<file path="design/flow/run.sh">
#!/bin/bash
# the make line also repeats each setting of config.mk as NAME=value (left out here)
make -C /OpenROAD-flow-scripts/flow DESIGN_CONFIG=/design/flow/config.mk WORK_HOME=/design/flow/orfs CLKGATE_MAP_FILE= finish
</file>
<file path="design/flow/config.mk">
export PLATFORM = sky130hd
export DESIGN_NAME = audio_core
export DESIGN_NICKNAME = audio_core
export VERILOG_FILES = /design/flow/design.v
export SDC_FILE = /design/flow/constraint.sdc
export NUM_CORES = 4
export LEC_CHECK = 0
export CAP_MARGIN = 20
export CORE_MARGIN = 2
export CORE_UTILIZATION = 40
export SLEW_MARGIN = 20
</file>
<file path="design/flow/constraint.sdc">
create_clock -name core_clock -period 16.7 [get_ports {AUD_BCLK}]
set_input_delay 3.3400 -clock core_clock [delete_from_list [all_inputs] [get_ports {AUD_BCLK}]]
set_output_delay 3.3400 -clock core_clock [all_outputs]
set_load 0.01 [all_outputs]
</file>
<file path="design/flow/design.v">
module AudioADC
(
input rst,  
input AUD_BCLK,  
input AUD_ADCLRCK,  
input AUD_ADCDAT,  
output reg done,
output reg [31:0]digital_signal_out
);
parameter START = 3'd0, RECIEVE = 3'd1, DONE = 3'd2, ERROR = 3'd3;
reg [2:0]S, NS;
reg [4:0]bits_left;
reg [31:0]temp_data;
always @(posedge AUD_BCLK or negedge rst)
begin
	if(rst == 1'b0)
		S <= START;
	else
		S <= NS;
end
always @ (posedge AUD_BCLK or negedge rst)
begin
	if(rst == 0)
	begin
		done <= 1'b0;
		bits_left <= 5'd31;
		digital_signal_out <= 31'd0;
	end
	else		
		case(S)
			START: 
			begin
				done <= 1'b0;
				bits_left <= 5'd31;
			end
			RECIEVE:
			begin
				bits_left <= bits_left - 5'd1;
				temp_data[bits_left] <= AUD_ADCDAT;
			end	
			DONE:
			begin
				done <= 1'b1;
				bits_left <= 5'd31;			
				digital_signal_out <= temp_data;
			end	
		endcase
end
always @ (*)
begin
	case (S)
		START:
		begin
			if(AUD_ADCLRCK == 1'd1)
				NS = RECIEVE;
			else
				NS = START;
		end
		RECIEVE:
		begin
			if(bits_left == 5'd0)
				NS = DONE;
			else
				NS = RECIEVE;
		end
		DONE: NS = START;
		ERROR: NS = ERROR;
		default: NS = ERROR;
	endcase
end
endmodule
module AudioDAC
(
input rst,
input AUD_BCLK,  
input AUD_DACLRCK,  
input [31:0]digital_signal_in,
output reg done,
output reg AUD_DACDAT  
);
parameter START = 3'd0, SEND = 3'd1, DONE = 3'd2, ERROR = 3'd3;
reg [2:0]S, NS;
reg [4:0]bits_left;
reg [31:0]temp_data;
always @(posedge AUD_BCLK or negedge rst)
begin
	if(rst == 1'b0)
		S <= START;
	else
		S <= NS;
end
always @ (posedge AUD_BCLK or negedge rst)
begin
	if(rst == 0)
		begin
			done <= 1'b0;
			bits_left <= 5'd31;
			temp_data <= 32'd0;
		end
	else
		case(S)
			START:
			begin
				done <= 1'b0;
				bits_left <= 5'd31;
				temp_data <= digital_signal_in;
			end
			SEND: bits_left <= bits_left - 5'd1;
			DONE:
			begin
				done <= 1'b1;				
				bits_left <= 5'd31;
			end
		endcase
end
always @ (*)
begin
	AUD_DACDAT = temp_data[bits_left];
	case (S)
		START:
		begin
			if(AUD_DACLRCK == 1)
				NS = SEND;
			else
				NS = START;	
		end
		SEND:
		begin
			if(bits_left == 5'd0)
				NS = DONE;
			else
				NS = SEND;
		end
		DONE: NS = START;
		ERROR: NS = ERROR;
		default: NS = ERROR;
	endcase
end
endmodule
module LowPassFilter
(
input rst,
input AUDIO_CLK, 
input AUD_DACLRCK, 
input [31:0]currentADCData,
output reg [31:0]lowPassFilterOutput
);
reg [31:0]lastAudioIn;
reg [31:0]lastOutput;
wire signed [31:0]leftAudio = {{16{currentADCData[31]}}, currentADCData[31:16]};
wire signed [31:0]leftLastOutput = {{16{lastOutput[31]}}, lastOutput[31:16]};
reg signed [31:0]leftResult;
wire signed [31:0]rightAudio = { {16{currentADCData[15]}}, currentADCData[15:0]};
wire signed [31:0]rightLastOutput = {{16{lastOutput[15]}}, lastOutput[15:0]};
reg signed [31:0]rightResult;
always @ (*)
begin
	leftResult = (($signed(32'd16) * $signed(leftAudio)) / $signed(32'd141)) + (($signed(32'd125) * $signed(leftLastOutput)) / $signed(32'd141));
	rightResult = (($signed(32'd16) * $signed(rightAudio)) / $signed(32'd141)) + (($signed(32'd125) * $signed(rightLastOutput)) / $signed(32'd141));
	lowPassFilterOutput[31:16] = leftResult[15:0];
	lowPassFilterOutput[15:0] =  rightResult[15:0];
end
always @ (posedge AUDIO_CLK or negedge rst)
begin	
	if(rst == 0)
		lastOutput <= 32'd0;
	else 
		if(AUD_DACLRCK == 1'b1)
			lastOutput <= lowPassFilterOutput;
end
endmodule
module HighPassFilter
(
input rst,
input AUDIO_CLK, 
input AUD_DACLRCK,  
input [31:0]currentADCData,
output reg [31:0]highPassFilterOutput
);
reg [31:0]lastAudioIn;
reg [31:0]lastOutput;
wire signed [31:0]leftAudio = {{16{currentADCData[31]}}, currentADCData[31:16]};
wire signed [31:0]leftLastOutput = {{16{lastOutput[31]}}, lastOutput[31:16]};
wire signed [31:0]leftLastInput = { {16{lastAudioIn[31]}}, lastAudioIn[31:16]};
reg signed [31:0]leftResult;
wire signed [31:0]rightAudio = {{16{currentADCData[15]}}, currentADCData[15:0]};
wire signed [31:0]rightLastOutput = {{16{lastOutput[15]}}, lastOutput[15:0]};
wire signed [31:0]rightLastInput = {{16{lastAudioIn[15]}}, lastAudioIn[15:0]};
reg signed [31:0]rightResult;
always @ (*)
begin
	leftResult = (($signed(32'd16) * ($signed(leftLastOutput) + $signed(leftAudio) - $signed(leftLastInput))) / $signed(32'd141));
	rightResult = (($signed(32'd16) * ($signed(rightLastOutput) + $signed(rightAudio) - $signed(rightLastInput))) / $signed(32'd141));
	highPassFilterOutput[31:16] = leftResult[15:0];
	highPassFilterOutput[15:0] =  rightResult[15:0];
end
always @ (posedge AUDIO_CLK or negedge rst)
begin	
	if(rst == 0)
	begin
		lastOutput <= 32'd0;
		lastAudioIn <= 32'd0;
	end
	else 
		if(AUD_DACLRCK == 1'b1)
		begin
			lastOutput <= highPassFilterOutput;
			lastAudioIn <= currentADCData;
		end
end
endmodule
module EchoFilter
(
input rst,
input AUDIO_CLK, 
input AUD_DACLRCK, 
input [31:0]currentADCData,
output reg [31:0]echoFilterOutput
);
reg [31:0]lastAudioIn;
wire signed [31:0]leftAudio = {{16{currentADCData[31]}}, currentADCData[31:16]};
wire signed [31:0]leftLastInput = {{16{lastAudioIn[31]}}, lastAudioIn[31:16]};
reg signed [31:0]leftResult;
wire signed [31:0]rightAudio = {{16{currentADCData[15]}}, currentADCData[15:0]};
wire signed [31:0]rightLastInput = {{16{lastAudioIn[15]}}, lastAudioIn[15:0]};
reg signed [31:0]rightResult;
always @ (*)
begin
	leftResult = (($signed(32'd3) * $signed(leftLastInput)) / $signed(32'd4)) + $signed(leftAudio) ;
	rightResult = (($signed(32'd3) * $signed(rightLastInput)) / $signed(32'd4)) + $signed(rightAudio);
	echoFilterOutput[31:16] = leftResult[15:0];
	echoFilterOutput[15:0] =  rightResult[15:0];
end
always @ (posedge AUDIO_CLK or negedge rst)
begin	
	if(rst == 0)
		lastAudioIn <= 32'd0;
	else 
		if(AUD_DACLRCK == 1'b1)
			lastAudioIn <= currentADCData;
end
endmodule
module audio_core
(
	input AUD_BCLK,
	input rst,
	input [2:0]SW,
	input AUD_ADCLRCK,
	input AUD_ADCDAT,
	input AUD_DACLRCK,
	output AUD_DACDAT
);
wire DACDone;
wire ADCDone;
wire [31:0]currentADCData;
reg [31:0]currentDACData;
AudioDAC myDAC(
	rst,  
	AUD_BCLK,  
	AUD_DACLRCK,  
	currentDACData,  
	DACDone,  
	AUD_DACDAT  
);
AudioADC myADC(
	rst,  
	AUD_BCLK,  
	AUD_ADCLRCK,  
	AUD_ADCDAT,  
	ADCDone,  
	currentADCData  
);
wire [31:0]lowPassFilterOutput;
LowPassFilter lowpass(rst, AUD_BCLK, AUD_DACLRCK, currentADCData, lowPassFilterOutput);
wire [31:0]highPassFilterOutput;
HighPassFilter highpass(rst, AUD_BCLK, AUD_DACLRCK, currentADCData, highPassFilterOutput);
wire [31:0]echoFilterOutput;
EchoFilter echo(rst, AUD_BCLK, AUD_DACLRCK, currentADCData, echoFilterOutput);
always @(*)
begin
	case({SW[2], SW[1], SW[0]})
		3'b001: currentDACData = lowPassFilterOutput; 
		3'b010: currentDACData = highPassFilterOutput; 
		3'b100: currentDACData = echoFilterOutput; 
		default: currentDACData = currentADCData;
	endcase
end
endmodule
</file>
==> Table 3: Implementation characteristics, run 1 <==
Table: implementation figures

Parameter                              Value

Status
  Status .................. finished with violations
  Layout Check Fail Reasons .............. setup timing

Logic synthesis
  Top area cell types .................. ha_1 (7.5%), xnor2_1 (7.5%), dfrtp_1 (7.5%)
  Number of cells produced by synthesis .................. 7529
  Fraction of registers with async set/reset .................. between 80% and 90%
  Area fraction in and, or, nand and nor cells after synthesis .................. 22.3%
  Cell accounting for the most synthesized area .................. ha_1
  Area share of the largest cell type after synthesis .................. 7.54%
  Combinational family with the most area after synthesis .................. AND-OR/OR-AND gates
  Summed standard-cell area reported by yosys .................. 55100 µm²
  Most frequent cells after synthesis .................. nand2_1 (697), inv_1 (637), nor2_1 (595), o21ai_0 (498), xnor2_1 (474)
  MUX share of area .................. around 5.5%
  Synthesized-area fraction occupied by xor and xnor cells .................. 10.1%
  Mean post-synth cell area .................. 7.31 µm²
  Number of storage elements in the synthesis netlist .................. 208
  Leading cell type by number of instances after synthesis .................. nand2_1
  Netlist cell types .................. 148
  Part of the Yosys area used for sequential elements .................. 9.77%
  EDFF count, synth .................. 32
  Adders+Majority by Area .................. 13.5%
  Floorplan Nets .................. 8025
  Total number of yosys warnings .................. 6
  Fraction of the mapped netlist area in compound gates .................. 32.3%
  Cells in synth_stat.txt .................. between 7000 and 8000
  Syn Std Cell Area .................. 55100 µm²
  Prevailing post-synth register cell .................. dfrtp_1

Placed design
  Count of input and output buffers .................. 8
  Post-detailed-placement cell area .................. between 70000 and 80000 µm²
  Global placer's final weighted congestion .................. between 0.9 and 1
  Post-DP HPWL .................. 152000 µm

STA
  Setup repair after global routing missed its margin .................. yes
  Max Freq .................. 47.8 MHz
  Worst slew pin tran .................. roughly 1.2 ns
  Final setup skew .................. 0.0165 ns
  Final critical path time including I/O delays and setup .................. 20.92 ns
  Worst slew margin relative to its limit .................. 18.8%
  Number of endpoints failing setup at the final stage .................. 64
  Post-route clock period utilization .................. 125%
  Number of endpoints with negative hold slack in the final report .................. 0
  Setup WS post-layout .................. -4.22 ns
  Final slew viol count .................. 0

Critical path
  Data arrival time of the critical path .................. roughly 21 ns
  Worst path bufs/invs .................. 18
  Most frequent cell on the critical path .................. buf_4
  Endpoint of the most critical register-to-register path .................. myDAC.temp_data[31]$_DFFE_PN0P_
  Launch point of the worst reg-to-reg path .................. lowpass.lastOutput[22]$_DFFE_PN0P_
  Setup crit start .................. lowpass.lastOutput[22]$_DFFE_PN0P_
  CP Max Fanout .................. 8
  Minimum setup slack among reg-to-reg paths .................. -4.22 ns
  Setup Crit Path Kind .................. reg -> reg
  Cell family contributing the most delay on the critical path .................. AND-OR/OR-AND gates
  Cell at the slowest stage of the critical path .................. or4_4
  Required time reported for the critical path endpoint .................. 17.10 ns
  Crit end category .................. flip-flop
  Startpoint type of the worst setup path .................. flip-flop
  Capturing element of the worst setup path .................. myDAC.temp_data[31]$_DFFE_PN0P_
  Stage delay of the slowest cell on the critical path .................. 0.52 ns
  WP depth .................. 101
  Count of cells along the worst register-to-register path .................. 101

Min path
  Min-Delay Startpoint .................. myDAC.S[1]$_DFF_PN0_
  Worst min-delay path endpoint .................. myDAC.S[0]$_DFF_PN1_
  Hold Path Class .................. reg -> reg
  Min-Delay Path Depth .................. 1

Clocking
  Deepest clock path buffer count .................. 3
  TritonCTS clock tree .................. done
  Htree depth .................. 1
  Clock root cell .................. clkbuf_16
  Clock latency on the worst-skew pair .................. 0.54 ns
  Clock edge transition at the registers on the reported setup and hold paths .................. around 0.070 ns
  Count of hold-fix buffers inserted at cts .................. 0
  CTS Buf Count .................. 22
  Number of clock sinks .................. ~210

Floorplan
  Total Die Area .................. about 140000 µm²
  Std-Cell Rows .................. 136
  Floorplan die width .................. 375 µm
  Starting Density .................. 40.2%
  I/O Pins .................. 9
  Die Span Y .................. around 380 µm
  Area of the core .................. 137000 µm²

Routing
  Total number of vias .................. 65694
  # DRC .................. 0
  Residual antenna-violating net count after detailed routing .................. 0
  Avg Vias per Cell .................. 5.65
  Total length of routed wires .................. about 190000 µm
  Violation tally from detailed-route iteration zero .................. 4040
  Average wire length per cell after detail routing .................. 16.5 µm
  Drt pass-1 iters .................. 6

Finish
  Synth-to-layout area growth .................. 50.0%
  Filler cell count .................. 12028
  Logic area .................. roughly 52000 µm²
  Area of all placed cells without fillers .................. ~83000 µm²
  Combined flip-flop and latch cell area .................. 5390 µm²
  Post-layout net count .................. just over 10000

Global routing
  Wire length of the first global-routing pass .................. 312000 µm
  Antenna violations before repair .................. 3
  Via count of the first global-routing pass .................. 63920
  Gr ovfl total .................. 0
  Global routing usage summed across all routing layers .................. 25.7%
  Pin count of the biggest net entering global routing .................. 86

Flow run
  Max_cap viols .................. 0
  Total tool warning count .................. 58
cell type report:
type	count	share of cell area [%]
inverters	645	2.93
repair buffers	2542	23.7
clock inverters	15	0.183
clock buffers	25	0.706
flip-flops and latches	208	6.53
multi-input cells	6402	63.2
well taps	1794	2.72
diodes	2	0.00606
metal layers:
metal | GRT usage [%] | part of all wire (%)
met1 | 34.2 | 45
met2 | 45.2 | 49
met3 | 1.62 | 3.6
met4 | 5.77 | 2.2
met5 | 0 | 0.0068
stage by stage:
stage                     setup TNS, ns  utilization (%)  hold slack [ns]  instances  worst slack, ns
final                           -177.53             60.3            0.460      11633            -4.22
after global routing            -242.56             60.3            0.488      11632            -5.29
after CTS                       -162.79             57.7            0.458      11511            -3.95
after detailed placement        -219.15             55.0            0.458      11347            -4.88
after global placement          -192.74             55.0            0.446      11347            -4.31
after floorplan                 -157.80                -            0.429       7529            -4.20
timing repair:
item,CTS,global route
buffers inserted,146,155
endpoints found under the hold margin,0,0
pin swaps,197,304
gates resized,405,535
setup endpoints to repair,79,96
==> run 2, diff against run 1 <==
Settings changed: ABC_AREA set to 1, CORE_UTILIZATION 40 to 69, CTS_CLUSTER_DIAMETER set to 393, PLACE_DENSITY set to 0.41.
Clock period 16.7 ns to 17.2 ns, I/O delays scaled along.
==> run 2 against run 1 <==
The run now fails in global routing. Synthesized cell count is 8.8% higher. Area after synthesis is 9.2% lower. Die area is 47% lower.
==> Table 3: Implementation characteristics, run 2 <==
Physical implementation characteristics

Parameter                              Value

Floorplan
  I/O Pins .................. 9 (unchanged)
  Floorplan die width .................. 273 µm (-27%)
  Std-Cell Rows .................. 98 (-28%)
  Total Die Area .................. 74600 µm² (-47%)
  Starting Density .................. 69.8% (+30 points)
  Area of the core .................. 71600 µm² (-48%)
  Die Span Y .................. 273 µm (-27%)

Logic synthesis
  Fraction of the mapped netlist area in compound gates .................. 9.67% (-23 points)
  Floorplan Nets .................. 8690 (+8.3%)
  Mean post-synth cell area .................. 6.10 µm² (-17%)
  Total number of yosys warnings .................. 6 (unchanged)
  Part of the Yosys area used for sequential elements .................. 10.8% (+0.99 points)
  Prevailing post-synth register cell .................. dfrtp_1
  Adders+Majority by Area .................. 14.6% (+1.1 points)
  Syn Std Cell Area .................. 50000 µm² (-9.2%)
  Summed standard-cell area reported by yosys .................. 50000 µm² (-9.2%)
  EDFF count, synth .................. 32 (unchanged)
  Cells in synth_stat.txt .................. 8194 (+8.8%)
  Fraction of registers with async set/reset .................. 84.6% (unchanged)
  Combinational family with the most area after synthesis .................. simple AND/OR/NAND/NOR gates
  Area share of the largest cell type after synthesis .................. 17.1% (+9.6 points)
  Leading cell type by number of instances after synthesis .................. nand2_1
  Number of storage elements in the synthesis netlist .................. 208 (unchanged)
  Top area cell types .................. nand2_1 (17%), inv_1 (10%), ha_1 (8.3%)
  Netlist cell types .................. 78 (-47%)
  Number of cells produced by synthesis .................. 8194 (+8.8%)
  Area fraction in and, or, nand and nor cells after synthesis .................. 42.5% (+20 points)
  Most frequent cells after synthesis .................. nand2_1 (2278), inv_1 (1378), nand3_1 (724), nor2_1 (577), xor2_1 (429)
  Cell accounting for the most synthesized area .................. nand2_1
  Synthesized-area fraction occupied by xor and xnor cells .................. 8.90% (-1.2 points)
  MUX share of area .................. 0.243% (-5.3 points)

Placed design
  Placed cell count .................. 9912 (-13%)
  Post-DP HPWL .................. 112000 µm (-26%)
  Post-detailed-placement cell area .................. 57700 µm² (-23%)
  Global placer's final weighted congestion .................. 0.948 (about the same)
  Count of input and output buffers .................. 8 (unchanged)

Clocking
  Clock root cell .................. clkbuf_16
  Deepest clock path buffer count .................. 3 (unchanged)
  CTS Buf Count .................. 25 (+14%)
  Number of clock sinks .................. 208 (unchanged)
  Htree depth .................. 1 (unchanged)

Status
  Status .................. stopped before the end
  First error .................. [ERROR GRT-0232] Routing congestion too high. Check the congestion heatmap in the GUI.
  Fail Step .................. global routing

Global routing
  Gr ovfl total .................. 2304
  Global routing usage summed across all routing layers .................. 94.2%
## run 2: layer usage
| layer | overflow | GRT usage (%) |
|---|---|---|
| met5 | 13 | 71.8 |
| met4 | 510 | 97.0 |
| met3 | 216 | 86.1 |
| met2 | 1338 | 107 |
| met1 | 227 | 89.7 |
## run 2: stage by stage
stage	hold WS, ns	setup WS [ns]	util [%]
after floorplan	0.413	-0.0542	-
after global placement	0.440	-1.63	80.6
after detailed placement	0.443	-1.96	80.6
after CTS	0.472	-0.613	88.2
## run 2: timing repair
action,4_1_cts
gates resized,686
hold buffers,0
cloned,13
pin swaps,499
setup buffers,257
endpoints found under the setup margin,57
==> run 3, diff against run 2 <==
Settings changed: ABC_AREA 1 to unset, CAP_MARGIN 20 to 5, CELL_PAD_IN_SITES_DETAIL_PLACEMENT set to 0, CORE_ASPECT_RATIO set to 1.17, CORE_MARGIN 2 to 3, CORE_UTILIZATION 69 to 71, CTS_CLUSTER_DIAMETER 393 to 206, HOLD_SLACK_MARGIN set to 0.02, PLACE_DENSITY 0.41 to unset, SLEW_MARGIN 20 to 35, TNS_END_PERCENT set to 40.
Clock period 17.2 ns to 20.8 ns, I/O delays scaled along.
==> run 3 against run 2 <==
Now fails the layout checks on setup timing. Area after synthesis up 10%. Die area up 8.5%. Synthesized cell count down 8.1%.
==> Table 3: Implementation characteristics, run 3 <==
Table: implementation figures

Parameter                              Value

Min path
  Min-Delay Startpoint .................. myDAC.temp_data[26]$_DFFE_PN0P_
  Worst min-delay path endpoint .................. myDAC.temp_data[26]$_DFFE_PN0P_
  Hold Path Class .................. reg -> reg
  Min-Delay Path Depth .................. 1

Logic synthesis
  Summed standard-cell area reported by yosys .................. 55100 µm² (+10%)
  Cell accounting for the most synthesized area .................. ha_1
  Prevailing post-synth register cell .................. dfrtp_1
  Synthesized-area fraction occupied by xor and xnor cells .................. 10.1% (+1.2 points)
  Syn Std Cell Area .................. 55100 µm² (+10%)
  Area share of the largest cell type after synthesis .................. 7.54% (-9.6 points)
  Area fraction in and, or, nand and nor cells after synthesis .................. 22.3% (-20 points)
  Fraction of the mapped netlist area in compound gates .................. 32.3% (+23 points)
  Combinational family with the most area after synthesis .................. AND-OR/OR-AND gates
  Fraction of registers with async set/reset .................. 84.6% (unchanged)
  Most frequent cells after synthesis .................. nand2_1 (697), inv_1 (637), nor2_1 (595), o21ai_0 (498), xnor2_1 (474)
  Netlist cell types .................. 148 (+90%)
  Adders+Majority by Area .................. 13.5% (-1.1 points)
  Cells in synth_stat.txt .................. 7529 (-8.1%)
  Floorplan Nets .................. 8025 (-7.7%)
  Leading cell type by number of instances after synthesis .................. nand2_1
  Number of cells produced by synthesis .................. 7529 (-8.1%)
  EDFF count, synth .................. 32 (unchanged)
  Mean post-synth cell area .................. 7.31 µm² (+20%)
  Number of storage elements in the synthesis netlist .................. 208 (unchanged)
  Part of the Yosys area used for sequential elements .................. 9.77% (-0.99 points)
  Top area cell types .................. ha_1 (7.5%), xnor2_1 (7.5%), dfrtp_1 (7.5%)
  Total number of yosys warnings .................. 6 (unchanged)
  MUX share of area .................. 5.54% (+5.3 points)

Routing
  Violation tally from detailed-route iteration zero .................. 9107
  Total length of routed wires .................. 197000 µm
  Average wire length per cell after detail routing .................. 21.5 µm
  Total number of vias .................. 66123
  # DRC .................. 0
  Residual antenna-violating net count after detailed routing .................. 0
  Avg Vias per Cell .................. 7.22
  Drt pass-1 iters .................. 13

Status
  Status .................. finished with violations
  Layout Check Fail Reasons .............. setup timing

STA
  Post-route clock period utilization .................. 110%
  Final slew viol count .................. 0
  Hold slack .................. 0.478 ns
  Worst slew margin relative to its limit .................. 9.00%
  Worst slew pin tran .................. ~1.3 ns
  Setup tns final .................. -34.13 ns
  Number of endpoints failing setup at the final stage .................. 44
  Setup WS post-layout .................. -2.03 ns
  Final critical path time including I/O delays and setup .................. 22.83 ns
  Max Freq .................. 43.8 MHz
  Number of endpoints with negative hold slack in the final report .................. 0
  Final setup skew .................. 0.0109 ns
  Setup repair after global routing missed its margin .................. yes

Critical path
  Setup crit start .................. lowpass.lastOutput[5]$_DFFE_PN0P_
  WP depth .................. 98
  Stage delay of the slowest cell on the critical path .................. 1.07 ns
  Crit end category .................. flip-flop
  Capturing element of the worst setup path .................. myDAC.temp_data[15]$_DFFE_PN0P_
  Minimum setup slack among reg-to-reg paths .................. -2.03 ns
  Cell at the slowest stage of the critical path .................. mux2i_1
  Cell family contributing the most delay on the critical path .................. AND-OR/OR-AND gates
  Most frequent cell on the critical path .................. a21oi_2
  Count of cells along the worst register-to-register path .................. 98
  Data arrival time of the critical path .................. ~23 ns
  Setup Crit Path Kind .................. reg -> reg
  Endpoint of the most critical register-to-register path .................. myDAC.temp_data[15]$_DFFE_PN0P_
  CP Max Fanout .................. 8
  Worst path bufs/invs .................. 16
  Launch point of the worst reg-to-reg path .................. lowpass.lastOutput[5]$_DFFE_PN0P_
  Required time reported for the critical path endpoint .................. 21.20 ns
  Startpoint type of the worst setup path .................. flip-flop

Flow run
  Max_cap viols .................. 0
  Total tool warning count .................. 60

Placed design
  Global placer's final weighted congestion .................. 0.994 (+4.8%)
  Pre-CTS WS .................. -0.694 ns (+1.27 ns)
  Post-DP HPWL .................. 131000 µm (+17%)
  Placed cell count .................. 8913 (-10%)
  Post-detailed-placement cell area .................. 61000 µm² (+5.6%)
  Count of input and output buffers .................. 8 (unchanged)

Clocking
  Htree depth .................. 1 (unchanged)
  Clock root cell .................. clkbuf_16
  CTS Buf Count .................. 22 (-12%)
  Number of clock sinks .................. 208 (unchanged)
  Clock latency on the worst-skew pair .................. 0.53 ns
  Deepest clock path buffer count .................. 3 (unchanged)
  Count of hold-fix buffers inserted at cts .................. 0 (unchanged)
  Clock edge transition at the registers on the reported setup and hold paths .................. 0.07 ns
  TritonCTS clock tree .................. done

Floorplan
  I/O Pins .................. 9 (unchanged)
  Die Span Y .................. 307 µm (+12%)
  Starting Density .................. 72.2% (+2.4 points)
  Floorplan die width .................. 263 µm (-3.6%)
  Std-Cell Rows .................. 109 (+11%)
  Area of the core .................. 76200 µm² (+6.5%)
  Total Die Area .................. 80900 µm² (+8.5%)

Global routing
  Wire length of the first global-routing pass .................. 282000 µm
  Antenna violations before repair .................. 6
  Global routing usage summed across all routing layers .................. approximately 40%
  Pin count of the biggest net entering global routing .................. between 80 and 90
  Via count of the first global-routing pass .................. about 60000
  Gr ovfl total .................. 0

Finish
  Combined flip-flop and latch cell area .................. 5390 µm²
  Post-layout utilization of the core .................. between 80% and 90%
  Non-filler instance count after layout .................. 9158
  Filler cell count .................. 4189
  Synth-to-layout area growth .................. 20.4%
  Area of all placed cells without fillers .................. 66300 µm²
  Post-layout net count .................. 8636
  Logic area .................. 49900 µm²
run 3: layout make-up:
type / count / area share [%]
multi-input combinational: 6402 / 75.2
clock inverter: 10 / 0.198
tap: 999 / 1.89
clock buffer: 30 / 0.955
antenna: 3 / 0.0113
inverter: 645 / 3.65
sequential: 208 / 8.13
timing repair buffer: 861 / 9.97
run 3: what timing repair did:
action                                  4_1_cts  5_1_grt
endpoints found under the setup margin       19       86
pin swaps                                   119      236
buffers inserted                             71      137
gates resized                               143      430
run 3: metal layers:
layer / share of wire, % / track usage (%) / vias to the layer above
met5: 0.028 / 0 / -
met4: 7.1 / 17.2 / 4
met3: 10 / 5.13 / 1523
met2: 47 / 71.0 / 4764
met1: 36 / 48.5 / 30753
li1: - / - / 29079
==> run 4, diff against run 3 <==
Settings changed: CAP_MARGIN 5 to 20, CELL_PAD_IN_SITES_DETAIL_PLACEMENT 0 to 1, CORE_MARGIN 3 to 7, CORE_UTILIZATION 71 to 27, PLACE_DENSITY_LB_ADDON set to 0.03.
Clock period 20.8 ns to 30.8 ns, I/O delays scaled along.
==> run 4 against run 3 <==
The run now finishes clean. Clock skew rose by 0.0011 ns. Synthesized cell count is the same. Area after synthesis unchanged. Largest cell class unchanged.
==> Table 3: Implementation characteristics, run 4 <==
Table: implementation figures

Parameter                              Value

Logic synthesis
  Most frequent cells after synthesis .................. nand2_1 (697), inv_1 (637), nor2_1 (595), o21ai_0 (498), xnor2_1 (474)
  Total number of yosys warnings .................. 6 (unchanged)
  Area share of the largest cell type after synthesis .................. 7.54% (unchanged)
  Summed standard-cell area reported by yosys .................. 55100 µm² (unchanged)
  Mean post-synth cell area .................. 7.31 µm² (unchanged)
  Number of storage elements in the synthesis netlist .................. 208 (unchanged)
  Cell accounting for the most synthesized area .................. ha_1
  Netlist cell types .................. 148 (unchanged)
  Prevailing post-synth register cell .................. dfrtp_1
  EDFF count, synth .................. 32 (unchanged)
  Area fraction in and, or, nand and nor cells after synthesis .................. 22.3% (unchanged)
  Leading cell type by number of instances after synthesis .................. nand2_1
  Fraction of the mapped netlist area in compound gates .................. 32.3% (unchanged)
  Syn Std Cell Area .................. 55100 µm² (unchanged)
  Adders+Majority by Area .................. 13.5% (unchanged)
  Floorplan Nets .................. 8025 (unchanged)
  Top area cell types .................. ha_1 (7.5%), xnor2_1 (7.5%), dfrtp_1 (7.5%)
  Combinational family with the most area after synthesis .................. AND-OR/OR-AND gates
  Part of the Yosys area used for sequential elements .................. 9.77% (unchanged)
  MUX share of area .................. 5.54% (unchanged)
  Fraction of registers with async set/reset .................. 84.6% (unchanged)
  Cells in synth_stat.txt .................. 7529 (unchanged)
  Number of cells produced by synthesis .................. 7529 (unchanged)
  Synthesized-area fraction occupied by xor and xnor cells .................. 10.1% (unchanged)

STA
  Number of endpoints with negative hold slack in the final report .................. 0 (unchanged)
  Setup tns final .................. 0 ns (+34.13 ns)
  Final setup skew .................. 0.0120 ns (+0.00115 ns)
  Setup repair after global routing missed its margin .................. no
  Final critical path time including I/O delays and setup .................. 27.37 ns (+4.54 ns)
  Worst slew pin tran .................. 0.941 ns (-0.386 ns)
  Max Freq .................. 36.5 MHz (-17%)
  Worst slew margin relative to its limit .................. 37.1% (+28 points)
  Post-route clock period utilization .................. 88.9% (-21 points)
  Number of endpoints failing setup at the final stage .................. 0 (-100%)
  Final slew viol count .................. 0 (unchanged)
  Hold slack .................. 0.456 ns (-0.0216 ns)

Floorplan
  Area of the core .................. 203000 µm² (+170%)
  Starting Density .................. 27.1% (-45 points)
  Die Span Y .................. 502 µm (+64%)
  Floorplan die width .................. 431 µm (+64%)
  Total Die Area .................. 217000 µm² (+170%)
  Std-Cell Rows .................. 179 (+64%)
  I/O Pins .................. 9 (unchanged)

Clocking
  Clock latency on the worst-skew pair .................. 0.56 ns (+0.03 ns)
  Count of hold-fix buffers inserted at cts .................. 0 (unchanged)
  Post-CTS Setup Bufs .................. 0 (-100%)
  Htree depth .................. 1 (unchanged)
  Clock root cell .................. clkbuf_16
  TritonCTS clock tree .................. done
  Clock edge transition at the registers on the reported setup and hold paths .................. 0.06 ns (about the same)
  Number of gates resized after cts .................. 0 (-100%)
  Number of clock sinks .................. 208 (unchanged)
  Deepest clock path buffer count .................. 3 (unchanged)
  CTS Buf Count .................. 26 (+18%)

Finish
  Filler cell count .................. 24960 (+500%)
  Synth-to-layout area growth .................. 7.52%
  Combined flip-flop and latch cell area .................. 5380 µm² (-0.21%)
  Logic area .................. 46400 µm² (-6.8%)
  Post-layout net count .................. 7868 (-8.9%)

Global routing
  Via count of the first global-routing pass .................. 57763 (-3.6%)
  Pin count of the biggest net entering global routing .................. 85 (+4.9%)
  Wire length of the first global-routing pass .................. 327000 µm (+16%)
  Gr ovfl total .................. 0 (unchanged)
  Antenna violations before repair .................. 4 (-2)
  Global routing usage summed across all routing layers .................. 17.9% (-22 points)

Critical path
  Cell family contributing the most delay on the critical path .................. AND-OR/OR-AND gates
  Capturing element of the worst setup path .................. lowpass.lastOutput[31]$_DFFE_PN0P_
  Worst path bufs/invs .................. 6 (-10)
  Crit end category .................. flip-flop
  Minimum setup slack among reg-to-reg paths .................. 3.43 ns (+5.46 ns)
  Data arrival time of the critical path .................. 27.83 ns (+4.61 ns)
  Stage delay of the slowest cell on the critical path .................. 0.66 ns (-0.41 ns)
  Required time reported for the critical path endpoint .................. 31.26 ns (+10.06 ns)
  CP Max Fanout .................. 17 (+9)
  Most frequent cell on the critical path .................. a21oi_1
  Endpoint of the most critical register-to-register path .................. lowpass.lastOutput[31]$_DFFE_PN0P_
  Startpoint type of the worst setup path .................. flip-flop
  Cell at the slowest stage of the critical path .................. a311oi_4
  Setup crit start .................. lowpass.lastOutput[22]$_DFFE_PN0P_
  Setup Crit Path Kind .................. reg -> reg
  Launch point of the worst reg-to-reg path .................. lowpass.lastOutput[22]$_DFFE_PN0P_
  WP depth .................. 89 (-9.2%)
  Count of cells along the worst register-to-register path .................. 89 (-9.2%)

Routing
  Total number of vias .................. 55867 (-16%)
  Drt pass-1 iters .................. 7 (-6)
  Residual antenna-violating net count after detailed routing .................. 0 (unchanged)
  Violation tally from detailed-route iteration zero .................. 2407 (-74%)
  Avg Vias per Cell .................. 5.53 (-23%)
  Total length of routed wires .................. 204000 µm (+3.6%)
  # DRC .................. 0 (unchanged)
  Average wire length per cell after detail routing .................. 20.2 µm (-6.1%)

Min path
  Min-Delay Path Depth .................. 1 (unchanged)
  Worst min-delay path endpoint .................. myDAC.S[0]$_DFF_PN1_
  Min-Delay Startpoint .................. myDAC.S[1]$_DFF_PN0_
  Hold Path Class .................. reg -> reg

Placed design
  Count of input and output buffers .................. 8 (unchanged)
  Global placer's final weighted congestion .................. 0.796 (-20%)
  Post-DP HPWL .................. 167000 µm (+27%)

Status
  Status .................. no timing/DRC/antenna violations

Flow run
  Total tool warning count .................. 55 (-8.3%)
  Max_cap viols .................. 0 (unchanged)
[run 4: per-stage QoR]
step | util (%) | worst slack (ns) | instance area (µm²) | instances
CTS | 29.1 | 3.23 | 59000 | 10106
global placement | 28.6 | 2.90 | 58000 | 10057
detailed placement | 28.7 | 3.34 | 58200 | 10058
floorplan | - | 8.81 | 55100 | 7529
global route | 29.2 | 1.12 | 59200 | 10107
finish | 29.2 | 3.43 | 59200 | 10109
[run 4: cell type report]
type,count,area share [%]
Antenna cell,2,0.00845
Clock inverter,13,0.249
Timing Repair Buffer,89,1.19
Multi-Input combinational cell,6402,78.4
Tap cell,2715,5.74
Clock buffer,35,1.19
Sequential cell,208,9.09
Inverter,645,4.09
[run 4: metal layers]
layer	share of wire [%]	vias to the layer above	wire, µm	global-route usage, %
met1	48	27753	97300	24.0
met2	49	437	101000	32.6
li1	-	27518	-	-
met4	1.4	2	2910	2.68
met3	1.5	157	3140	0.907
met5	0.0064	-	13	0
==> run 5, diff against run 4 <==
Settings changed: CAP_MARGIN 20 to 15, CELL_PAD_IN_SITES_DETAIL_PLACEMENT 1 to unset, CORE_ASPECT_RATIO 1.17 to 0.5, CORE_MARGIN 7 to 2, CORE_UTILIZATION 27 to 72, CTS_CLUSTER_DIAMETER 206 to 354, CTS_CLUSTER_SIZE set to 99, HOLD_SLACK_MARGIN 0.02 to unset, PLACE_DENSITY set to 0.37, PLACE_DENSITY_LB_ADDON 0.03 to unset, SETUP_SLACK_MARGIN set to 2.37, SLEW_MARGIN 35 to 20, TNS_END_PERCENT 40 to unset.
Clock period 30.8 ns to 16.7 ns, I/O delays scaled along.
==> run 5 against run 4 <==
The flow now stops in clock tree synthesis. Area after synthesis did not move. Synthesized cell count did not move. Die area fell by 64%.
==> Table 3: Implementation characteristics, run 5 <==
Physical implementation characteristics

Parameter                              Value

Logic synthesis
  Combinational family with the most area after synthesis .................. AND-OR/OR-AND gates
  Syn Std Cell Area .................. 55100 µm² (unchanged)
  Netlist cell types .................. 148 (unchanged)
  Cell accounting for the most synthesized area .................. ha_1
  Area share of the largest cell type after synthesis .................. 7.54% (unchanged)
  Cells in synth_stat.txt .................. 7529 (unchanged)
  Number of storage elements in the synthesis netlist .................. 208 (unchanged)
  Part of the Yosys area used for sequential elements .................. 9.77% (unchanged)
  EDFF count, synth .................. 32 (unchanged)
  Prevailing post-synth register cell .................. dfrtp_1
  Area fraction in and, or, nand and nor cells after synthesis .................. 22.3% (unchanged)
  Mean post-synth cell area .................. 7.31 µm² (unchanged)
  Synthesized-area fraction occupied by xor and xnor cells .................. 10.1% (unchanged)
  Fraction of registers with async set/reset .................. 84.6% (unchanged)
  Floorplan Nets .................. 8025 (unchanged)
  Number of cells produced by synthesis .................. 7529 (unchanged)
  MUX share of area .................. 5.54% (unchanged)
  Most frequent cells after synthesis .................. nand2_1 (697), inv_1 (637), nor2_1 (595), o21ai_0 (498), xnor2_1 (474)
  Fraction of the mapped netlist area in compound gates .................. 32.3% (unchanged)
  Top area cell types .................. ha_1 (7.5%), xnor2_1 (7.5%), dfrtp_1 (7.5%)
  Leading cell type by number of instances after synthesis .................. nand2_1
  Adders+Majority by Area .................. 13.5% (unchanged)
  Summed standard-cell area reported by yosys .................. 55100 µm² (unchanged)
  Total number of yosys warnings .................. 6 (unchanged)

Placed design
  Post-DP HPWL .................. 174000 µm (+3.8%)
  Count of input and output buffers .................. 8 (unchanged)
  Post-detailed-placement cell area .................. 69700 µm² (+20%)
  Global placer's final weighted congestion .................. 1.08 (+36%)

Status
  Fail Step .................. clock tree synthesis
  Status .................. stopped before the end
  First error .................. [ERROR DPL-0033] detailed placement checks failed during check placement.

Floorplan
  Starting Density .................. 73.0% (+46 points)
  Area of the core .................. 75400 µm² (-63%)
  Floorplan die width .................. 395 µm (-8.4%)
  Die Span Y .................. 200 µm (-60%)
  Total Die Area .................. 78800 µm² (-64%)
  Std-Cell Rows .................. 71 (-60%)
  I/O Pins .................. 9 (unchanged)
==> run 5: through the flow <==
step                      setup WS (ns)  setup TNS [ns]  hold WS, ns  cells  util, %
after detailed placement          -5.90         -276.53        0.473   9889     92.4
after global placement            -4.10         -187.90        0.449   9889     92.4
after floorplan                   -4.20         -157.80        0.429   7529        -
==> run 6, diff against run 5 <==
Settings changed: CAP_MARGIN 15 to 5, CORE_ASPECT_RATIO 0.5 to unset, CORE_UTILIZATION 72 to 66, CTS_CLUSTER_DIAMETER 354 to 192, CTS_CLUSTER_SIZE 99 to 53, PLACE_DENSITY 0.37 to unset, SETUP_SLACK_MARGIN 2.37 to unset, SLEW_MARGIN 20 to 40.
Clock period 16.7 ns to 13.4 ns, I/O delays scaled along.
==> run 6 against run 5 <==
The flow again stops in clock tree synthesis. Area after synthesis is the same. Synthesized cell count stayed put. Die area rose by 8.8%.
==> Table 3: Implementation characteristics, run 6 <==
Physical implementation characteristics

Parameter                              Value

Status
  Status .................. stopped before the end
  Fail Step .................. clock tree synthesis
  First error .................. [ERROR DPL-0033] detailed placement checks failed during check placement.

Floorplan
  Die Span Y .................. 293 µm (+47%)
  Floorplan die width .................. 293 µm (-26%)
  I/O Pins .................. 9 (unchanged)
  Starting Density .................. 66.8% (-6.2 points)
  Std-Cell Rows .................. 105 (+48%)
  Total Die Area .................. 85800 µm² (+8.8%)
  Area of the core .................. 82400 µm² (+9.2%)

Logic synthesis
  Adders+Majority by Area .................. 13.5% (unchanged)
  Summed standard-cell area reported by yosys .................. 55100 µm² (unchanged)
  Most frequent cells after synthesis .................. nand2_1 (697), inv_1 (637), nor2_1 (595), o21ai_0 (498), xnor2_1 (474)
  Part of the Yosys area used for sequential elements .................. 9.77% (unchanged)
  MUX share of area .................. 5.54% (unchanged)
  Cells in synth_stat.txt .................. 7529 (unchanged)
  Combinational family with the most area after synthesis .................. AND-OR/OR-AND gates
  Prevailing post-synth register cell .................. dfrtp_1
  Fraction of the mapped netlist area in compound gates .................. 32.3% (unchanged)
  Number of storage elements in the synthesis netlist .................. 208 (unchanged)
  Cell accounting for the most synthesized area .................. ha_1
  Synthesized-area fraction occupied by xor and xnor cells .................. 10.1% (unchanged)
  Mean post-synth cell area .................. 7.31 µm² (unchanged)
  Syn Std Cell Area .................. 55100 µm² (unchanged)
  Leading cell type by number of instances after synthesis .................. nand2_1
  Fraction of registers with async set/reset .................. 84.6% (unchanged)
  EDFF count, synth .................. 32 (unchanged)
  Area share of the largest cell type after synthesis .................. 7.54% (unchanged)
  Floorplan Nets .................. 8025 (unchanged)
  Netlist cell types .................. 148 (unchanged)
  Area fraction in and, or, nand and nor cells after synthesis .................. 22.3% (unchanged)
  Number of cells produced by synthesis .................. 7529 (unchanged)
  Total number of yosys warnings .................. 6 (unchanged)
  Top area cell types .................. ha_1 (7.5%), xnor2_1 (7.5%), dfrtp_1 (7.5%)

Placed design
  Pre-CTS WS .................. -8.97 ns (-3.07 ns)
  Global placer's final weighted congestion .................. 1.04 (-3.7%)
  Post-DP HPWL .................. 194000 µm (+12%)
  Post-detailed-placement cell area .................. 77900 µm² (+12%)
  Count of input and output buffers .................. 8 (unchanged)
[run 6: stage by stage]
stage | hold WS (ns) | cells
after detailed placement | 0.466 | 11012
after global placement | 0.454 | 11012
after floorplan | 0.429 | 7529
==> run 7, diff against run 6 <==
Settings changed: CAP_MARGIN 5 to 20, CORE_UTILIZATION 66 to 71, CTS_CLUSTER_DIAMETER 192 to unset, CTS_CLUSTER_SIZE 53 to unset, MAX_ROUTING_LAYER set to met4, SETUP_SLACK_MARGIN set to -1.85, SLEW_MARGIN 40 to 20.
Clock period 13.4 ns to 18.5 ns, I/O delays scaled along.
==> run 7 against run 6 <==
Area after synthesis stayed put. Die area fell by 6.9%. Synthesized cell count did not move. The flow stops in global routing.
==> Table 3: Implementation characteristics, run 7 <==
Physical implementation characteristics

Parameter                              Value

Status
  Status .................. stopped before the end
  Fail Step .................. global routing

Logic synthesis
  Mean post-synth cell area .................. 7.31 µm² (unchanged)
  EDFF count, synth .................. 32 (unchanged)
  Syn Std Cell Area .................. 55100 µm² (unchanged)
  Floorplan Nets .................. 8025 (unchanged)
  Most frequent cells after synthesis .................. nand2_1 (697), inv_1 (637), nor2_1 (595), o21ai_0 (498), xnor2_1 (474)
  Fraction of the mapped netlist area in compound gates .................. 32.3% (unchanged)
  Top area cell types .................. ha_1 (7.5%), xnor2_1 (7.5%), dfrtp_1 (7.5%)
  Part of the Yosys area used for sequential elements .................. 9.77% (unchanged)
  Netlist cell types .................. 148 (unchanged)
  Fraction of registers with async set/reset .................. 84.6% (unchanged)
  Summed standard-cell area reported by yosys .................. 55100 µm² (unchanged)
  Prevailing post-synth register cell .................. dfrtp_1
  Area fraction in and, or, nand and nor cells after synthesis .................. 22.3% (unchanged)
  Cells in synth_stat.txt .................. 7529 (unchanged)
  Number of cells produced by synthesis .................. 7529 (unchanged)
  Number of storage elements in the synthesis netlist .................. 208 (unchanged)
  Leading cell type by number of instances after synthesis .................. nand2_1
  Area share of the largest cell type after synthesis .................. 7.54% (unchanged)
  Total number of yosys warnings .................. 6 (unchanged)
  Cell accounting for the most synthesized area .................. ha_1
  Adders+Majority by Area .................. 13.5% (unchanged)
  Combinational family with the most area after synthesis .................. AND-OR/OR-AND gates
  Synthesized-area fraction occupied by xor and xnor cells .................. 10.1% (unchanged)
  MUX share of area .................. 5.54% (unchanged)

Floorplan
  Total Die Area .................. 79800 µm² (-6.9%)
  Std-Cell Rows .................. 102 (-2.9%)
  I/O Pins .................. 9 (unchanged)
  Floorplan die width .................. 282 µm (-3.5%)
  Starting Density .................. 71.4% (+4.6 points)
  Die Span Y .................. 282 µm (-3.5%)
  Area of the core .................. 77100 µm² (-6.4%)

Clocking
  Clock root cell .................. clkbuf_16
  Count of hold-fix buffers inserted at cts .................. 0
  Htree depth .................. 1
  Number of clock sinks .................. between 200 and 250
  CTS Buf Count .................. 22
  Deepest clock path buffer count .................. 3

Placed design
  Post-DP HPWL .................. 142000 µm (-27%)
  Count of input and output buffers .................. 8 (unchanged)
  Pre-CTS WS .................. -3.41 ns (+5.56 ns)
  Global placer's final weighted congestion .................. 1.03 (-1.3%)
  Placed cell count .................. 9614 (-13%)
  Post-detailed-placement cell area .................. 66100 µm² (-15%)
-- run 7: through the flow --
stage,hold WS [ns]
after floorplan,0.429
after CTS,0.481
after global placement,0.454
after detailed placement,0.466
-- run 7: repair_timing --
| item | CTS |
|---|---|
| pin swaps | 89 |
| hold endpoints to repair | 0 |
| resized | 148 |
| endpoints found under the setup margin | 36 |
| cloned | 0 |
| setup buffers | 59 |
==> run 8, diff against run 7 <==
Settings changed: ABC_AREA set to 1, CAP_MARGIN 20 to 25, CELL_PAD_IN_SITES_DETAIL_PLACEMENT set to 2, CORE_ASPECT_RATIO set to 0.81, CORE_MARGIN 2 to 4, CORE_UTILIZATION 71 to 69, CTS_CLUSTER_SIZE set to 77, GPL_ROUTABILITY_DRIVEN set to 0, GPL_TIMING_DRIVEN set to 0, MAX_ROUTING_LAYER met4 to met5, MIN_ROUTING_LAYER set to met2, PLACE_DENSITY_LB_ADDON set to 0.25, SETUP_SLACK_MARGIN -1.85 to -2.0, SLEW_MARGIN 20 to 35.
Clock period 18.5 ns to 36.2 ns, I/O delays scaled along.
==> run 8 against run 7 <==
The run fails in detailed placement. Synthesized cell count grew 8.8%. Area after synthesis shrank 9.2%. Die area shrank 3.7%.
==> Table 3: Implementation characteristics, run 8 <==
Physical implementation characteristics

Parameter                              Value

Logic synthesis
  EDFF count, synth .................. 32 (unchanged)
  Most frequent cells after synthesis .................. nand2_1 (2278), inv_1 (1378), nand3_1 (724), nor2_1 (577), xor2_1 (429)
  Combinational family with the most area after synthesis .................. simple AND/OR/NAND/NOR gates
  Total number of yosys warnings .................. 6 (unchanged)
  Netlist cell types .................. 78 (-47%)
  Number of storage elements in the synthesis netlist .................. 208 (unchanged)
  Syn Std Cell Area .................. 50000 µm² (-9.2%)
  Prevailing post-synth register cell .................. dfrtp_1
  Fraction of the mapped netlist area in compound gates .................. 9.67% (-23 points)
  Mean post-synth cell area .................. 6.10 µm² (-17%)
  MUX share of area .................. 0.243% (-5.3 points)
  Area share of the largest cell type after synthesis .................. 17.1% (+9.6 points)
  Area fraction in and, or, nand and nor cells after synthesis .................. 42.5% (+20 points)
  Synthesized-area fraction occupied by xor and xnor cells .................. 8.90% (-1.2 points)
  Top area cell types .................. nand2_1 (17%), inv_1 (10%), ha_1 (8.3%)
  Floorplan Nets .................. 8690 (+8.3%)
  Adders+Majority by Area .................. 14.6% (+1.1 points)
  Cell accounting for the most synthesized area .................. nand2_1
  Leading cell type by number of instances after synthesis .................. nand2_1
  Part of the Yosys area used for sequential elements .................. 10.8% (+0.99 points)
  Summed standard-cell area reported by yosys .................. 50000 µm² (-9.2%)
  Cells in synth_stat.txt .................. 8194 (+8.8%)
  Number of cells produced by synthesis .................. 8194 (+8.8%)
  Fraction of registers with async set/reset .................. 84.6% (unchanged)

Status
  Fail Step .................. detailed placement
  Status .................. stopped before the end
  First error .................. [ERROR DPL-0033] detailed placement checks failed during check placement.

Floorplan
  Floorplan die width .................. 307 µm (+8.7%)
  Starting Density .................. 70.0% (-1.5 points)
  Area of the core .................. 71500 µm² (-7.3%)
  Total Die Area .................. 76800 µm² (-3.7%)
  Die Span Y .................. 250 µm (-11%)
  I/O Pins .................. 9 (unchanged)
  Std-Cell Rows .................. 88 (-14%)

Placed design
  Count of input and output buffers .................. 7 (-1)
==> run 9, diff against run 8 <==
Settings changed: CAP_MARGIN 25 to 20, CELL_PAD_IN_SITES_DETAIL_PLACEMENT 2 to unset, CORE_ASPECT_RATIO 0.81 to unset, CORE_MARGIN 4 to 2, CORE_UTILIZATION 69 to 72, CTS_CLUSTER_DIAMETER set to 370, CTS_CLUSTER_SIZE 77 to 11, GPL_ROUTABILITY_DRIVEN 0 to unset, GPL_TIMING_DRIVEN 0 to unset, MAX_ROUTING_LAYER met5 to unset, MIN_ROUTING_LAYER met2 to unset, PLACE_DENSITY_LB_ADDON 0.25 to unset, SETUP_SLACK_MARGIN -2.0 to 5.0, SLEW_MARGIN 35 to 20, TNS_END_PERCENT set to 10.
Clock period 36.2 ns to 16.9 ns, I/O delays scaled along.
==> run 9 against run 8 <==
The run fails in global routing. Synthesized cell count unchanged. Die area decreased by 6.9%. Area after synthesis unchanged.
==> Table 3: Implementation characteristics, run 9 <==
Physical implementation characteristics

Parameter                              Value

Logic synthesis
  Floorplan Nets .................. 8690 (unchanged)
  Number of storage elements in the synthesis netlist .................. 208 (unchanged)
  Most frequent cells after synthesis .................. nand2_1 (2278), inv_1 (1378), nand3_1 (724), nor2_1 (577), xor2_1 (429)
  Prevailing post-synth register cell .................. dfrtp_1
  Number of cells produced by synthesis .................. 8194 (unchanged)
  EDFF count, synth .................. 32 (unchanged)
  Area share of the largest cell type after synthesis .................. 17.1% (unchanged)
  Part of the Yosys area used for sequential elements .................. 10.8% (unchanged)
  Combinational family with the most area after synthesis .................. simple AND/OR/NAND/NOR gates
  Netlist cell types .................. 78 (unchanged)
  Adders+Majority by Area .................. 14.6% (unchanged)
  Top area cell types .................. nand2_1 (17%), inv_1 (10%), ha_1 (8.3%)
  Leading cell type by number of instances after synthesis .................. nand2_1
  Cells in synth_stat.txt .................. 8194 (unchanged)
  Fraction of registers with async set/reset .................. 84.6% (unchanged)
  Fraction of the mapped netlist area in compound gates .................. 9.67% (unchanged)
  Synthesized-area fraction occupied by xor and xnor cells .................. 8.90% (unchanged)
  Cell accounting for the most synthesized area .................. nand2_1
  Mean post-synth cell area .................. 6.10 µm² (unchanged)
  MUX share of area .................. 0.243% (unchanged)
  Total number of yosys warnings .................. 6 (unchanged)
  Summed standard-cell area reported by yosys .................. 50000 µm² (unchanged)
  Syn Std Cell Area .................. 50000 µm² (unchanged)
  Area fraction in and, or, nand and nor cells after synthesis .................. 42.5% (unchanged)

Clocking
  Number of clock sinks .................. 208
  Clock root cell .................. clkbuf_16
  Deepest clock path buffer count .................. 3
  Count of hold-fix buffers inserted at cts .................. 0
  CTS Buf Count .................. 22
  Htree depth .................. 1

Floorplan
  I/O Pins .................. 9 (unchanged)
  Total Die Area .................. 71600 µm² (-6.9%)
  Area of the core .................. 68700 µm² (-3.9%)
  Floorplan die width .................. 267 µm (-13%)
  Die Span Y .................. 267 µm (+6.9%)
  Starting Density .................. 72.8% (+2.8 points)
  Std-Cell Rows .................. 96 (+9.1%)

Global routing
  Global routing usage summed across all routing layers .................. 94.9%
  Gr ovfl total .................. 2279

Status
  Status .................. stopped before the end
  First error .................. [ERROR GRT-0232] Routing congestion too high. Check the congestion heatmap in the GUI.
  Fail Step .................. global routing

Placed design
  Post-detailed-placement cell area .................. ~58000 µm²
  Global placer's final weighted congestion .................. 0.971
  Count of input and output buffers .................. 8 (+1)
  Placed cell count .................. approximately 10000
  Post-DP HPWL .................. 117000 µm
## run 9: metal layers
metal / global-route usage (%) / overflow
met1: 90.9 / 186
met2: 108 / 1390
met3: 85.0 / 156
met4: 99.4 / 528
met5: 71.1 / 19
## run 9: through the flow
step                      hold WS (ns)  worst slack [ns]
after floorplan                  0.413            -0.354
after global placement           0.430             -2.11
after detailed placement         0.449             -2.82
after CTS                        0.461             -1.39
## run 9: repair_timing
action | in CTS
gates cloned | 10
setup endpoints to repair | 96
pin swaps | 286
gates resized | 452
setup buffers | 152
==> run 10, diff against run 9 <==
Settings changed: ABC_AREA 1 to unset, CORE_UTILIZATION 72 to 8, CTS_CLUSTER_DIAMETER 370 to unset, CTS_CLUSTER_SIZE 11 to unset, SETUP_SLACK_MARGIN 5.0 to unset, TNS_END_PERCENT 10 to unset.
Clock period 16.9 ns to 57.2 ns, I/O delays scaled along.
==> run 10 against run 9 <==
Now clean on timing, DRC and antenna. Synthesized cell count fell by 8.1%. Area after synthesis is 10% higher. Die area grew to 9.7 times the previous value.
==> Table 3: Implementation characteristics, run 10 <==
Table: implementation figures

Parameter                              Value

Status
  Status .................. no timing/DRC/antenna violations

Floorplan
  Starting Density .................. 8.03% (-65 points)
  Die Span Y .................. 834 µm (+210%)
  Floorplan die width .................. 834 µm (+210%)
  I/O Pins .................. 9 (unchanged)
  Area of the core .................. 685000 µm² (+900%)
  Total Die Area .................. 695000 µm² (+870%)
  Std-Cell Rows .................. 304 (+220%)

Logic synthesis
  MUX share of area .................. 5.54% (+5.3 points)
  Mean post-synth cell area .................. 7.31 µm² (+20%)
  Cells in synth_stat.txt .................. 7529 (-8.1%)
  Number of cells produced by synthesis .................. 7529 (-8.1%)
  Syn Std Cell Area .................. 55100 µm² (+10%)
  Total number of yosys warnings .................. 6 (unchanged)
  Combinational family with the most area after synthesis .................. AND-OR/OR-AND gates
  Cell accounting for the most synthesized area .................. ha_1
  Prevailing post-synth register cell .................. dfrtp_1
  Top area cell types .................. ha_1 (7.5%), xnor2_1 (7.5%), dfrtp_1 (7.5%)
  Area share of the largest cell type after synthesis .................. 7.54% (-9.6 points)
  Floorplan Nets .................. 8025 (-7.7%)
  Part of the Yosys area used for sequential elements .................. 9.77% (-0.99 points)
  Adders+Majority by Area .................. 13.5% (-1.1 points)
  EDFF count, synth .................. 32 (unchanged)
  Area fraction in and, or, nand and nor cells after synthesis .................. 22.3% (-20 points)
  Netlist cell types .................. 148 (+90%)
  Fraction of registers with async set/reset .................. 84.6% (unchanged)
  Number of storage elements in the synthesis netlist .................. 208 (unchanged)
  Most frequent cells after synthesis .................. nand2_1 (697), inv_1 (637), nor2_1 (595), o21ai_0 (498), xnor2_1 (474)
  Synthesized-area fraction occupied by xor and xnor cells .................. 10.1% (+1.2 points)
  Fraction of the mapped netlist area in compound gates .................. 32.3% (+23 points)
  Leading cell type by number of instances after synthesis .................. nand2_1
  Summed standard-cell area reported by yosys .................. 55100 µm² (+10%)

Placed design
  Post-DP HPWL .................. 131000 µm (+11%)
  Post-detailed-placement cell area .................. 65900 µm² (+13%)
  Count of input and output buffers .................. 8 (unchanged)
  Placed cell count .................. 16491 (+66%)
  Pre-CTS WS .................. 31.48 ns (+34.30 ns)
  Global placer's final weighted congestion .................. 0.864 (-11%)

Flow run
  Max_cap viols .................. 0
  Total tool warning count .................. approximately 55

Clocking
  Count of hold-fix buffers inserted at cts .................. 0 (unchanged)
  CTS Buf Count .................. 24 (+9.1%)
  TritonCTS clock tree .................. done
  Clock latency on the worst-skew pair .................. 0.55 ns
  Number of clock sinks .................. 208 (unchanged)
  Number of gates resized after cts .................. 0 (-100%)
  Clock edge transition at the registers on the reported setup and hold paths .................. about 0.060 ns
  Clock root cell .................. clkbuf_16
  Post-CTS Setup Bufs .................. 0 (-100%)
  Htree depth .................. 1 (unchanged)
  Deepest clock path buffer count .................. 3 (unchanged)

Routing
  # DRC .................. 0
  Violation tally from detailed-route iteration zero .................. 4885
  Avg Vias per Cell .................. 3.38
  Drt pass-1 iters .................. 6
  Total number of vias .................. 55948
  Residual antenna-violating net count after detailed routing .................. 0
  Average wire length per cell after detail routing .................. slightly below 10 µm
  Total length of routed wires .................. 162000 µm
  Count of antenna diodes in the layout .................. 0

STA
  Final setup skew .................. 0.0174 ns
  Worst slew margin relative to its limit .................. 22.9%
  Worst slew pin tran .................. between 1 and 1.5 ns
  Setup tns final .................. 0 ns
  Final critical path time including I/O delays and setup .................. ~26 ns
  Max Freq .................. 38.1 MHz
  Number of endpoints failing setup at the final stage .................. 0
  Number of endpoints with negative hold slack in the final report .................. 0
  Post-route clock period utilization .................. 45.9%
  Setup repair after global routing missed its margin .................. no
  Setup WS post-layout .................. 30.96 ns
  Final slew viol count .................. 0

Finish
  Non-filler instance count after layout .................. 16535
  Synth-to-layout area growth .................. 21.1%
  Post-layout net count .................. 7833
  Area of all placed cells without fillers .................. 66700 µm²

Critical path
  Worst path bufs/invs .................. 6
  Required time reported for the critical path endpoint .................. approximately 58 ns
  Cell family contributing the most delay on the critical path .................. AND-OR/OR-AND gates
  Setup crit start .................. lowpass.lastOutput[24]$_DFFE_PN0P_
  Stage delay of the slowest cell on the critical path .................. about 0.82 ns
  WP depth .................. 88
  Endpoint of the most critical register-to-register path .................. lowpass.lastOutput[31]$_DFFE_PN0P_
  Data arrival time of the critical path .................. 26.69 ns
  CP Max Fanout .................. 17
  Minimum setup slack among reg-to-reg paths .................. 30.96 ns
  Most frequent cell on the critical path .................. a21oi_1
  Launch point of the worst reg-to-reg path .................. lowpass.lastOutput[24]$_DFFE_PN0P_
  Startpoint type of the worst setup path .................. flip-flop
  Cell at the slowest stage of the critical path .................. a221oi_1
  Setup Crit Path Kind .................. reg -> reg
  Capturing element of the worst setup path .................. lowpass.lastOutput[31]$_DFFE_PN0P_
  Crit end category .................. flip-flop
  Count of cells along the worst register-to-register path .................. 88

Global routing
  Wire length of the first global-routing pass .................. 267000 µm
  Pin count of the biggest net entering global routing .................. 82
  Antenna violations before repair .................. 6
  Gr ovfl total .................. 0
  Global routing usage summed across all routing layers .................. 4.38%
  Via count of the first global-routing pass .................. between 50000 and 60000

Min path
  Min-Delay Startpoint .................. myDAC.S[1]$_DFF_PN0_
  Worst min-delay path endpoint .................. myDAC.S[0]$_DFF_PN1_
  Hold Path Class .................. reg -> reg
  Min-Delay Path Depth .................. 1
## run 10: area by class of cell
cell class / instances / area (µm²)
Fill cell: 80033 / 619000
Multi-Input combinational cell: 6402 / 46200
Tap cell: 9180 / 11500
Sequential cell: 208 / 5380
Inverter: 645 / 2420
Clock buffer: 27 / 622
Timing Repair Buffer: 56 / 442
Clock inverter: 17 / 181
## run 10: per-stage QoR
step / hold slack, ns / utilization (%)
floorplan: 0.429 / -
global placement: 0.450 / 9.61
detailed placement: 0.453 / 9.61
CTS: 0.467 / 9.73
global route: 0.490 / 9.73
finish: 0.464 / 9.73
## run 10: layer usage
layer | GRT usage [%] | up-vias | part of all wire [%]
li1 | - | 27478 | -
met4 | 0.792 | 6 | 1.6
met5 | 0 | - | 0.024
met3 | 0.389 | 189 | 4.7
met1 | 5.99 | 26703 | 47
met2 | 7.54 | 1572 | 47
==> run 11, diff against run 10 <==
Settings changed: CORE_UTILIZATION 8 to 72, CTS_CLUSTER_DIAMETER set to 192, CTS_CLUSTER_SIZE set to 53, PLACE_DENSITY_LB_ADDON set to 0.3.
Clock period 57.2 ns to 16.2 ns, I/O delays scaled along.
==> run 11 against run 10 <==
The run now fails in clock tree synthesis. Area after synthesis is the same. Die area fell by 89%. Synthesized cell count unchanged.
==> Table 3: Implementation characteristics, run 11 <==
Physical implementation characteristics

Parameter                              Value

Status
  Status .................. stopped before the end
  Fail Step .................. clock tree synthesis
  First error .................. [ERROR DPL-0038] Utilization greater than 100%, impossible to legalize

Logic synthesis
  MUX share of area .................. 5.54% (unchanged)
  Area share of the largest cell type after synthesis .................. 7.54% (unchanged)
  Fraction of the mapped netlist area in compound gates .................. 32.3% (unchanged)
  Cell accounting for the most synthesized area .................. ha_1
  Combinational family with the most area after synthesis .................. AND-OR/OR-AND gates
  Top area cell types .................. ha_1 (7.5%), xnor2_1 (7.5%), dfrtp_1 (7.5%)
  Prevailing post-synth register cell .................. dfrtp_1
  Most frequent cells after synthesis .................. nand2_1 (697), inv_1 (637), nor2_1 (595), o21ai_0 (498), xnor2_1 (474)
  EDFF count, synth .................. 32 (unchanged)
  Leading cell type by number of instances after synthesis .................. nand2_1
  Mean post-synth cell area .................. 7.31 µm² (unchanged)
  Cells in synth_stat.txt .................. 7529 (unchanged)
  Number of cells produced by synthesis .................. 7529 (unchanged)
  Area fraction in and, or, nand and nor cells after synthesis .................. 22.3% (unchanged)
  Fraction of registers with async set/reset .................. 84.6% (unchanged)
  Synthesized-area fraction occupied by xor and xnor cells .................. 10.1% (unchanged)
  Adders+Majority by Area .................. 13.5% (unchanged)
  Total number of yosys warnings .................. 6 (unchanged)
  Floorplan Nets .................. 8025 (unchanged)
  Syn Std Cell Area .................. 55100 µm² (unchanged)
  Netlist cell types .................. 148 (unchanged)
  Number of storage elements in the synthesis netlist .................. 208 (unchanged)
  Summed standard-cell area reported by yosys .................. 55100 µm² (unchanged)
  Part of the Yosys area used for sequential elements .................. 9.77% (unchanged)

Floorplan
  I/O Pins .................. 9 (unchanged)
  Die Span Y .................. 281 µm (-66%)
  Area of the core .................. 75800 µm² (-89%)
  Std-Cell Rows .................. 101 (-67%)
  Floorplan die width .................. 281 µm (-66%)
  Starting Density .................. 72.6% (+65 points)
  Total Die Area .................. 78700 µm² (-89%)

Placed design
  Post-DP HPWL .................. 209000 µm (+60%)
  Count of input and output buffers .................. 8 (unchanged)
  Placed cell count .................. 10250 (-38%)
  Global placer's final weighted congestion .................. 1.06 (+23%)
  Pre-CTS WS .................. -7.64 ns (-39.12 ns)
run 11: metrics by stage:
stage | hold WS (ns) | area, µm²
2_1_floorplan | 0.429 | 57400
3_3_place_gp | 0.454 | 72500
3_5_place_dp | 0.470 | 72500
